==> inputs of trial 1 <==
==> flow/design.v <==
module axi_addr #(
        parameter AW = 32,
        parameter DW = 32
    )(
    input  [AW-1 : 0] i_last_addr,
    input  [2 : 0]    i_size,
    input  [1 : 0]    i_burst,
    input  [7 : 0]    i_len,
    output reg [AW-1 : 0] o_next_addr
    );
    localparam DSZ = $clog2(DW) - 3;  
    localparam FIXED     = 2'b00,
               INCREMENT = 2'b01,
               WRAP      = 2'b10;
    reg [AW-1 : 0] wrap_mask, increment;
    always @(*) begin
        increment = 0;
        if (i_burst != FIXED) begin
            if (DSZ == 0) begin
                increment = 1;
            end
            else if (DSZ == 1) begin
                increment = i_size[0] ? 2 : 1;
            end
            else if (DSZ == 2) begin
                increment = i_size[1] ? 4 : (i_size[0] ? 2 : 1);
            end
            else if (DSZ == 3) begin
                case (i_size[1 : 0])
                    2'b00: increment = 1;
                    2'b01: increment = 2;
                    2'b10: increment = 4;
                    2'b11: increment = 8;
                endcase
            end
            else begin
                increment = (1 << i_size);
            end
        end
    end
    always @(*) begin
        wrap_mask = 'b0;
        if (i_burst == WRAP) begin
            if (i_len == 1) begin
                wrap_mask = (1 << (i_size + 1));
            end
            else if (i_len == 3) begin
                wrap_mask = (1 << (i_size + 2));
            end
            else if (i_len == 7) begin
                wrap_mask = (1 << (i_size + 3));
            end
            else if (i_len == 15) begin
                wrap_mask = (1 << (i_size + 4));
            end
            wrap_mask = wrap_mask - 1;
            if (AW > 12) begin
                wrap_mask[(AW-1) : ((AW >12) ? 12 : (AW-1))] = 'b0;
            end
        end
    end
    always @(*) begin
        o_next_addr = i_last_addr + increment;
        if (i_burst != FIXED) begin
            if (DSZ < 2) begin
                o_next_addr = i_size[0];
            end
            else if (DSZ < 4) begin
                case(i_size[1 : 0]) 
                    2'b00: o_next_addr        = o_next_addr;
                    2'b01: o_next_addr[0]     = 1'b0;
                    2'b10: o_next_addr[1 : 0] = 'b0;
                    2'b11: o_next_addr[2 : 0] = 'b0;
                endcase
            end
            else begin
                case(i_size) 
                    3'b000: o_next_addr        = o_next_addr;
                    3'b001: o_next_addr[0]     = 1'b0;
                    3'b010: o_next_addr[1 : 0] = 'b0;
                    3'b011: o_next_addr[2 : 0] = 'b0;
                    3'b100: o_next_addr[3 : 0] = 'b0;
                    3'b101: o_next_addr[4 : 0] = 'b0;
                    3'b110: o_next_addr[5 : 0] = 'b0;
                    3'b111: o_next_addr[6 : 0] = 'b0;
                endcase
            end
        end
        if (i_burst[1]) begin
            o_next_addr = (i_last_addr & ~wrap_mask) | (o_next_addr & wrap_mask);
        end
        if (AW > 12) begin
            o_next_addr[(AW-1) : ((AW >12) ? 12 : (AW-1))] = i_last_addr[(AW-1) : ((AW >12) ? 12 : (AW-1))];
        end
    end
endmodule
module axi_slave #(
    parameter AXI_ID_WD   = 2,
    parameter AXI_DATA_WD = 32,
    parameter AXI_ADDR_WD = 32,
    parameter AXI_STRB_WD = 4
    )(
    input                      S_AXI_ACLK,
    input                      S_AXI_ARESETN,
    input  [AXI_ADDR_WD-1 : 0] S_AXI_AWADDR,
    input  [AXI_ID_WD-1   : 0] S_AXI_AWID,
    input  [1 : 0]             S_AXI_AWBURST,
    input  [2 : 0]             S_AXI_AWSIZE,
    input  [7 : 0]             S_AXI_AWLEN,
    input                      S_AXI_AWVALID,
    output                     S_AXI_AWREADY,
    input  [AXI_DATA_WD-1 : 0] S_AXI_WDATA,
    input  [AXI_STRB_WD-1 : 0] S_AXI_WSTRB,
    input                      S_AXI_WLAST,
    input                      S_AXI_WVALID,
    output                     S_AXI_WREADY,
    output [AXI_ID_WD-1   : 0] S_AXI_BID,
    output [1 : 0]             S_AXI_BRESP,
    output                     S_AXI_BVALID,
    input                      S_AXI_BREADY,
    input  [AXI_ADDR_WD-1 : 0] S_AXI_ARADDR,
    input  [AXI_ID_WD-1   : 0] S_AXI_ARID,
    input  [1 : 0]             S_AXI_ARBURST,
    input  [2 : 0]             S_AXI_ARSIZE,
    input  [7 : 0]             S_AXI_ARLEN,
    input                      S_AXI_ARVALID,
    output                     S_AXI_ARREADY,
    output [AXI_DATA_WD-1 : 0] S_AXI_RDATA,
    output                     S_AXI_RLAST,
    output [AXI_ID_WD-1   : 0] S_AXI_RID,
    output [1 : 0]             S_AXI_RRESP,
    output                     S_AXI_RVALID,
    input                      S_AXI_RREADY
    );
    localparam IW = AXI_ID_WD,
               DW = AXI_DATA_WD,
               AW = AXI_ADDR_WD,
               SW = AXI_STRB_WD;
    localparam DW_BYTE = DW >> 3;
    localparam DEPTH   = 1 << 8;
    reg [7 : 0] bank0 [63 : 0];
    reg [7 : 0] bank1 [63 : 0];
    reg [7 : 0] bank2 [63 : 0];
    reg [7 : 0] bank3 [63 : 0];
    reg [AW-1 : 0] awaddr;
    reg [IW-1 : 0] awid;
    reg [1 : 0]    awburst;
    reg [2 : 0]    awsize;
    reg [7 : 0]    awlen;
    reg [AW-1 : 0] araddr;
    reg [IW-1 : 0] arid;
    reg [1 : 0]    arburst;
    reg [2 : 0]    arsize;
    reg [7 : 0]    arlen;
    reg            axi_awready;
    reg            axi_wready;
    reg [IW-1 : 0] axi_bid;
    reg            axi_bvalid;
    reg            axi_arready;
    reg [DW-1 : 0] axi_rdata;
    reg            axi_rlast;
    reg [IW-1 : 0] axi_rid;
    reg            axi_rvalid;
    reg         bvalid_r;
    reg [7 : 0] cur_rlen;
    wire [AW-1 : 0] next_wr_addr;
    wire [AW-1 : 0] next_rd_addr;
    wire awfire = S_AXI_AWVALID  && S_AXI_AWREADY;
    wire wfire  = S_AXI_WVALID   && S_AXI_WREADY;
    wire arfire = S_AXI_ARVALID  && S_AXI_ARREADY;
    wire rfire  = S_AXI_RVALID   && S_AXI_RREADY;
    wire b_pend = S_AXI_BVALID   && !S_AXI_BREADY;
    wire r_pend = S_AXI_RVALID   && !S_AXI_RREADY;
    always @(posedge S_AXI_ACLK) begin
        if (S_AXI_AWREADY) begin
            awaddr  <= S_AXI_AWADDR;
            awid    <= S_AXI_AWID;
            awburst <= S_AXI_AWBURST;
            awlen   <= S_AXI_AWLEN;
            awsize  <= S_AXI_AWSIZE;
        end
        else if (wfire) begin
            awaddr <= next_wr_addr;
        end
    end
    always @(posedge S_AXI_ACLK) begin
        if (!S_AXI_ARESETN) begin
            axi_awready <= 1'b1;
            axi_wready  <= 1'b0;
        end
        else if (awfire) begin
            axi_awready <= 1'b0;
            axi_wready  <= 1'b1;
        end
        else if (wfire) begin
            axi_awready <= S_AXI_WLAST && !b_pend;
            axi_wready  <= !S_AXI_WLAST;
        end
        else if (!S_AXI_AWREADY) begin
            if (axi_wready) begin
                axi_awready <= 1'b0;
            end
            else if (b_pend) begin
                axi_awready <= 1'b0;
            end
            else begin
                axi_awready <= 1'b1;
            end
        end
    end
    always @(posedge S_AXI_ACLK) begin
        if (!b_pend) begin
            axi_bid <= awid;
        end
    end
    always @(posedge S_AXI_ACLK) begin
        if (!S_AXI_ARESETN) begin
            axi_bvalid <= 1'b0;
        end
        else if (wfire && S_AXI_WLAST) begin
            axi_bvalid <= 1'b1;
        end
        else if (S_AXI_BREADY) begin
            axi_bvalid <= bvalid_r;
        end
    end
    always @(posedge S_AXI_ACLK) begin
        if (!S_AXI_ARESETN) begin
            bvalid_r <= 1'b0;
        end
        else if (b_pend && wfire && S_AXI_WLAST) begin
            bvalid_r <= 1'b1;
        end
        else if (S_AXI_BREADY) begin
            bvalid_r <= 1'b0;
        end
    end
    wire [1 : 0] wl0 = 2'd0 - awaddr[1 : 0];
    wire [1 : 0] wl1 = 2'd1 - awaddr[1 : 0];
    wire [1 : 0] wl2 = 2'd2 - awaddr[1 : 0];
    wire [1 : 0] wl3 = 2'd3 - awaddr[1 : 0];
    wire [5 : 0] wrow = awaddr[7 : 2];
    wire [5 : 0] wr0 = wrow + (awaddr[1 : 0] > 2'd0);
    wire [5 : 0] wr1 = wrow + (awaddr[1 : 0] > 2'd1);
    wire [5 : 0] wr2 = wrow + (awaddr[1 : 0] > 2'd2);
    wire [5 : 0] wr3 = wrow;
    always @(posedge S_AXI_ACLK) begin
        if (wfire && S_AXI_WSTRB[wl0]) bank0[wr0] <= S_AXI_WDATA[{wl0, 3'b000} +: 8];
        if (wfire && S_AXI_WSTRB[wl1]) bank1[wr1] <= S_AXI_WDATA[{wl1, 3'b000} +: 8];
        if (wfire && S_AXI_WSTRB[wl2]) bank2[wr2] <= S_AXI_WDATA[{wl2, 3'b000} +: 8];
        if (wfire && S_AXI_WSTRB[wl3]) bank3[wr3] <= S_AXI_WDATA[{wl3, 3'b000} +: 8];
    end
    axi_addr #( 
        .AW(AW),
        .DW(DW)
    ) get_next_wr_addr(
        .i_last_addr(awaddr),
        .i_burst(awburst),
        .i_size(awsize),
        .i_len(awlen),
        .o_next_addr(next_wr_addr)
    );
    assign S_AXI_AWREADY = axi_awready;
    assign S_AXI_WREADY  = axi_wready;
    assign S_AXI_BRESP   = 2'b00;
    assign S_AXI_BVALID  = axi_bvalid;
    assign S_AXI_BID     = axi_bid;
    always @(posedge S_AXI_ACLK) begin
        if (arfire) begin
            araddr  <= S_AXI_ARADDR;
            arid    <= S_AXI_ARID;
            arburst <= S_AXI_ARBURST;
            arlen   <= S_AXI_ARLEN;
            arsize  <= S_AXI_ARSIZE;
        end
        else if (rfire) begin
            araddr <= next_rd_addr;
        end
    end
    always @(posedge S_AXI_ACLK) begin
        if (!S_AXI_ARESETN) begin
            cur_rlen <= 'b0;
        end
        else if (arfire) begin
            cur_rlen <= S_AXI_ARLEN;
        end
        else if (rfire) begin
            cur_rlen <= cur_rlen - 1'b1;
        end
    end
    always @(posedge S_AXI_ACLK) begin
        if (!S_AXI_ARESETN) begin
            axi_arready <= 1'b1;
        end
        else if (arfire) begin
            axi_arready <= 1'b0;
        end
        else if (rfire) begin
            axi_arready <= (cur_rlen == 0);
        end
    end
    always @(posedge S_AXI_ACLK) begin
        if (!S_AXI_ARESETN) begin
            axi_rvalid <= 1'b0;
        end
        else if (arfire) begin
            axi_rvalid <= 1'b1;
        end
        else if (rfire) begin
            axi_rvalid <= (cur_rlen > 0);
        end
    end
    always @(posedge S_AXI_ACLK) begin
        if (!S_AXI_ARESETN) begin
            axi_rlast <= 1'b0;
        end
        else if (arfire) begin
            axi_rlast <= (S_AXI_ARLEN == 'b0);
        end
        else if (rfire) begin
            axi_rlast <= (cur_rlen == 'b1);
        end
    end
    always @(posedge S_AXI_ACLK) begin
        if (arfire) begin
            axi_rid <= S_AXI_ARID;
        end
    end
    axi_addr #( 
        .AW(AW),
        .DW(DW)
    ) get_next_rd_addr(
        .i_last_addr(araddr),
        .i_burst(arburst),
        .i_size(arsize),
        .i_len(arlen),
        .o_next_addr(next_rd_addr)
    );
    wire [5 : 0] rrow = araddr[7 : 2];
    wire [7 : 0] rb0 = bank0[rrow + (araddr[1 : 0] > 2'd0)];
    wire [7 : 0] rb1 = bank1[rrow + (araddr[1 : 0] > 2'd1)];
    wire [7 : 0] rb2 = bank2[rrow + (araddr[1 : 0] > 2'd2)];
    wire [7 : 0] rb3 = bank3[rrow];
    wire [31 : 0] rall = {rb3, rb2, rb1, rb0};
    wire [63 : 0] rdup = {rall, rall};
    always @(*) begin
        axi_rdata = rdup[{araddr[1 : 0], 3'b000} +: 32];
    end
    assign S_AXI_ARREADY = axi_arready;
    assign S_AXI_RVALID  = axi_rvalid;
    assign S_AXI_RDATA   = axi_rdata;
    assign S_AXI_RLAST   = axi_rlast;
    assign S_AXI_RID     = axi_rid;
    assign S_AXI_RRESP   = 2'b00;
endmodule
==> flow/run.sh <==
#!/bin/bash
# the make line also repeats each setting of config.mk as NAME=value (left out here)
make -C /OpenROAD-flow-scripts/flow DESIGN_CONFIG=/design/flow/config.mk WORK_HOME=/design/flow/orfs CLKGATE_MAP_FILE= finish
==> flow/config.mk <==
export PLATFORM = sky130hd
export DESIGN_NAME = axi_slave
export DESIGN_NICKNAME = axi_slave
export VERILOG_FILES = /design/flow/design.v
export SDC_FILE = /design/flow/constraint.sdc
export NUM_CORES = 4
export LEC_CHECK = 0
export CAP_MARGIN = 15
export CELL_PAD_IN_SITES_DETAIL_PLACEMENT = 0
export CELL_PAD_IN_SITES_GLOBAL_PLACEMENT = 0
export CORE_MARGIN = 2
export CORE_UTILIZATION = 69
export CTS_CLUSTER_SIZE = 49
export GPL_ROUTABILITY_DRIVEN = 1
export MIN_ROUTING_LAYER = met1
export PLACE_DENSITY_LB_ADDON = 0.06
export SETUP_SLACK_MARGIN = 1.37
export SLEW_MARGIN = 20
export TNS_END_PERCENT = 65
==> flow/constraint.sdc <==
create_clock -name core_clock -period 4.76 [get_ports {S_AXI_ACLK}]
set_input_delay 0.9520 -clock core_clock [delete_from_list [all_inputs] [get_ports {S_AXI_ACLK}]]
set_output_delay 0.9520 -clock core_clock [all_outputs]
set_load 0.01 [all_outputs]
==> inputs of build 29, as changes to trial 1 <==
CAP_MARGIN = 20   (was 15)
CORE_UTILIZATION = 52   (was 69)
CTS_CLUSTER_SIZE = 100   (was 49)
GPL_ROUTABILITY_DRIVEN = default   (was 1)
MIN_ROUTING_LAYER = default   (was met1)
PLACE_DENSITY = 0.5   (was default)
PLACE_DENSITY_LB_ADDON = default   (was 0.06)
SETUP_SLACK_MARGIN = default   (was 1.37)
TNS_END_PERCENT = default   (was 65)
==> flow/constraint.sdc (replaced) <==
create_clock -name core_clock -period 3.31 [get_ports {S_AXI_ACLK}]
set_input_delay 0.6620 -clock core_clock [delete_from_list [all_inputs] [get_ports {S_AXI_ACLK}]]
set_output_delay 0.6620 -clock core_clock [all_outputs]
set_load 0.01 [all_outputs]
==> comparison <==
- Build 29 reached the layout checks and failed them: setup timing. Trial 1 finished with setup timing left.
- Non-clock buffer count: build 29 is higher than trial 1 (377).
- Critical path depth: build 29 is lower than trial 1 (4).
- Against build 29, the sequential power of trial 1 is smaller by 30%.
- Between trial 1 and build 29, the lower global-route usage is in build 29 (gap 8.5 points).
- Die size: trial 1 is smaller than build 29 (about 24%).
==> figures <==
Number of diodes added for antenna fixing: trial 1 3; build 29 2
Worst min-delay path startpoint: trial 1 awid[1]; build 29 S_AXI_ARID[1]
Non-filler cells in the finished layout: trial 1 6902; build 29 7846
Combinational fraction of design power: trial 1 24.4%; build 29 25.0%
Wl on met1: trial 1 79.69 mm; build 29 101.8 mm
Final area over synthesized area: trial 1 1.1822x; build 29 1.2266x
Y dimension of the die: trial 1 357.8 um; build 29 411.5 um
Starting density of the core: trial 1 69.67%; build 29 52.34%
Final setup slack of the worst path: trial 1 -0.7172 ns; build 29 -1.798 ns
Cell-internal power: trial 1 35.48 mW; build 29 52.58 mW
Post-Place Cells: trial 1 6377; build 29 7349
Result of the run: trial 1 failed layout checks; build 29 failed layout checks
Reasons for failing layout checks: trial 1 setup timing; build 29 setup timing


==> inputs of run B <==
Starts from the design.v that is shown in full above.
make LEC_CHECK=0 CAP_MARGIN=20 CELL_PAD_IN_SITES_DETAIL_PLACEMENT=0 CELL_PAD_IN_SITES_GLOBAL_PLACEMENT=4 CORE_MARGIN=2 CORE_UTILIZATION=47 CTS_CLUSTER_SIZE=15 SLEW_MARGIN=20 finish   # period 4.31 ns
run.sh (not shown) runs the stock make flow with config.mk's settings and CLKGATE_MAP_FILE=.
==> inputs of run H, as changes to run B <==
- CELL_PAD_IN_SITES_DETAIL_PLACEMENT: 0 -> default
- CELL_PAD_IN_SITES_GLOBAL_PLACEMENT: 4 -> default
- CORE_UTILIZATION: 47 -> 20
- CTS_CLUSTER_SIZE: 15 -> 92
- MIN_ROUTING_LAYER: default -> met1
- SETUP_SLACK_MARGIN: default -> -0.75
- TNS_END_PERCENT: default -> 10
==> flow/constraint.sdc (replaced) <==
create_clock -name core_clock -period 8.73 [get_ports {S_AXI_ACLK}]
set_input_delay 1.7460 -clock core_clock [delete_from_list [all_inputs] [get_ports {S_AXI_ACLK}]]
set_output_delay 1.7460 -clock core_clock [all_outputs]
set_load 0.01 [all_outputs]
==> summary of the runs <==
Run B completed, yet does not pass: negative setup slack. Run H produced a clean layout.
In synthesized area, run B and run H do not differ.
Between run H and run B, the lower clock skew is in run B (gap 0.094 ns).
In run H the clock power is lower than in run B, by about 50%.
Against run B, the sequential power of run H is smaller by 50%.
In synthesized cell count, run B and run H do not differ.
In combinational power, run B is at 2.7 times the value of run H.
Against run B, the wire length of run H is smaller by 3.3%.
Between run B and run H, the lower sequential share of layout area is in run B (gap 2.0 points).
==> figures <==
quantity                                                                             run H                       run B
Status                                                    no timing/DRC/antenna violations  complete, but fails checks
Layout check failures                                                                    -        negative setup slack
Core utilization before placement                                                    20.1%                       47.2%
DR WL met3                                                                        15100 um                    10100 um
Die X                                                                               661 um                      433 um
Total via count in the routed design                                                 44167                       45896
Cell count of the worst hold path                                                        2                           0
Top Layer Used                                                                        met5                        met4
Net load switching power                                                           7.25 mW                     15.5 mW
Flip-flop and latch share of the layout cell area                                    62.1%                       60.1%
Portion of the clock cycle consumed by the worst path in the final layout            91.2%                        121%
Req. time, crit path                                                               6.98 ns                     3.45 ns
Layout buffer count excluding clock buffers                                            237                         932
Combinational cell fraction of total power                                           19.4%                       24.4%
Min Hold Slack                                                                    0.521 ns                    0.427 ns
CP Capture Point                                                           S_AXI_RDATA[28]              S_AXI_RDATA[4]
Clock network power consumption                                                    9.47 mW                     18.4 mW
Cell-internal power                                                                19.2 mW                     40.6 mW
Power is estimated from default activity; no workload was simulated.
